==> try-xenon <==
// DATAPATH_CON_PIPELINE
module DATAPATH_CON_PIPELINE(clk,reset,imem_addr,imem_rdata,dmem_addr,dmem_wdata,dmem_we,dmem_rdata);
clock: 7.69 ns
lec_check: 0
cap_margin: 15
cell_pad_in_sites_global_placement: 3
core_aspect_ratio: 1.26
core_margin: 4
core_utilization: 50
cts_cluster_size: 17
gpl_routability_driven: 0
hold_slack_margin: 0.18
max_routing_layer: met4
min_routing_layer: met2
place_density_lb_addon: 0.3
slew_margin: 20
run.sh (not shown) runs the stock make flow with config.mk's settings and CLKGATE_MAP_FILE=.
==> try-fjord: changes against try-xenon <==
ABC_AREA = 1   (was not set)
CAP_MARGIN = 10   (was 15)
CELL_PAD_IN_SITES_DETAIL_PLACEMENT = 1   (was not set)
CORE_ASPECT_RATIO = 0.6   (was 1.26)
CORE_MARGIN = 2   (was 4)
CORE_UTILIZATION = 40   (was 50)
CTS_CLUSTER_DIAMETER = 307   (was not set)
GPL_ROUTABILITY_DRIVEN = not set   (was 0)
GPL_TIMING_DRIVEN = 0   (was not set)
HOLD_SLACK_MARGIN = not set   (was 0.18)
MAX_ROUTING_LAYER = met5   (was met4)
PLACE_DENSITY_LB_ADDON = not set   (was 0.3)
==> flow/constraint.sdc (replaced) <==
create_clock -name core_clock -period 4.41 [get_ports {clk}]
set_input_delay 0.8820 -clock core_clock [delete_from_list [all_inputs] [get_ports {clk}]]
set_output_delay 0.8820 -clock core_clock [all_outputs]
set_load 0.01 [all_outputs]
==> try-pepper: changes against try-xenon <==
CAP_MARGIN = 20   (was 15)
CELL_PAD_IN_SITES_GLOBAL_PLACEMENT = not set   (was 3)
CORE_ASPECT_RATIO = not set   (was 1.26)
CORE_MARGIN = 2   (was 4)
CORE_UTILIZATION = 70   (was 50)
CTS_CLUSTER_SIZE = 37   (was 17)
GPL_ROUTABILITY_DRIVEN = not set   (was 0)
HOLD_SLACK_MARGIN = not set   (was 0.18)
MAX_ROUTING_LAYER = not set   (was met4)
MIN_ROUTING_LAYER = not set   (was met2)
PLACE_DENSITY_LB_ADDON = not set   (was 0.3)
==> flow/constraint.sdc (replaced) <==
create_clock -name core_clock -period 4.23 [get_ports {clk}]
set_input_delay 0.8460 -clock core_clock [delete_from_list [all_inputs] [get_ports {clk}]]
set_output_delay 0.8460 -clock core_clock [all_outputs]
set_load 0.01 [all_outputs]
==> try-tundra: changes against try-xenon <==
CAP_MARGIN = 40   (was 15)
CELL_PAD_IN_SITES_GLOBAL_PLACEMENT = not set   (was 3)
CORE_ASPECT_RATIO = not set   (was 1.26)
CORE_MARGIN = 2   (was 4)
CORE_UTILIZATION = 66   (was 50)
CTS_CLUSTER_DIAMETER = 381   (was not set)
CTS_CLUSTER_SIZE = 14   (was 17)
GPL_ROUTABILITY_DRIVEN = not set   (was 0)
HOLD_SLACK_MARGIN = not set   (was 0.18)
MAX_ROUTING_LAYER = not set   (was met4)
MIN_ROUTING_LAYER = not set   (was met2)
PLACE_DENSITY_LB_ADDON = not set   (was 0.3)
==> flow/constraint.sdc (replaced) <==
create_clock -name core_clock -period 4.03 [get_ports {clk}]
set_input_delay 0.8060 -clock core_clock [delete_from_list [all_inputs] [get_ports {clk}]]
set_output_delay 0.8060 -clock core_clock [all_outputs]
set_load 0.01 [all_outputs]
==> impl_metrics.tcl <==
# flow metrics
set metrics [dict create \
    synthSimpleGateAreaFrac 0.0648 \
    power-top-group "registers" \
    crit_fanout 64 \
    r2r_end "call_F_D.PC[29]" \
    hp-class "flop to flop" \
    topCellsByArea "edfxtp_1 45%, mux4_2 20%, dfxtp_1 10%, mux2i_1 3.6%, nor2_1 2.5%" \
    status "timing/DRC/antenna clean" \
    min_period_ns 7.01 \
]
-- figures above: try-xenon

==> impl_metrics.tcl <==
# implementation run metrics
set metrics [dict create \
    status "did not finish" \
    flow.stopped_at "global routing" \
    firstError "[ERROR GRT-0116] Global routing finished with congestion. Check the congestion regions in the DRC Viewer." \
    post_cts_buffers 63 \
    placed_area_sq_um 77100 \
    synthSimpleGateAreaFrac 0.166 \
    top_area_frac 0.424 \
    port-buffer-count 162 \
    grt_util_met3 1.09 \
    xor_area_frac 0.00872 \
    topCellsByArea "edfxtp_1 42%, dfxtp_1 9.9%, o21ai_0 8.0%, nand2_1 6.6%, a21oi_1 6.4%" \
    gr-max-usage-layer "met3" \
    ys_chip_area_sq_um 70300 \
    hold_buffers 0 \
    die_x_um 545 \
]
-- figures above: try-fjord

==> impl_metrics.tcl <==
# implementation run metrics
set metrics [dict create \
    topCellsByArea "edfxtp_1 45%, mux4_2 20%, dfxtp_1 10%, mux2i_1 3.6%, nor2_1 2.5%" \
    firstError "[ERROR GRT-0232] Routing congestion too high. Check the congestion heatmap in the GUI." \
    synthSimpleGateAreaFrac 0.0648 \
    status "did not finish" \
    core_sq_um 93300 \
    flow.stopped_at "global routing" \
    grt_overflow 100 \
    syn-cell-area_sq_um 66000 \
    ys_chip_area_sq_um 66000 \
    placed_area_sq_um 73000 \
    die_x_um 311 \
    edf_count 992 \
    pin_count 163 \
    synth.logic.top_family "multiplexers" \
]
-- figures above: try-pepper

==> impl_metrics.tcl <==
# flow metrics
set metrics [dict create \
    synthSimpleGateAreaFrac 0.0648 \
    topCellsByArea "edfxtp_1 45%, mux4_2 20%, dfxtp_1 10%, mux2i_1 3.6%, nor2_1 2.5%" \
    r2r_end "call_F_D.instruction[21]" \
    setup_violations 260 \
    power-top-group "registers" \
    fin_ws_ns -0.723 \
    pin_count 163 \
    num-nonclk-inverters 132 \
    route.vias.total 47200 \
    status "complete, but fails checks" \
    so_faults "setup timing" \
    max_freq_mhz 210 \
    gr-usage-all-layers 0.442 \
    critPathMaxStageDelay_ns 0.55 \
]
-- figures above: try-tundra

No activity file was given, so power comes from the tool's default toggle rates.
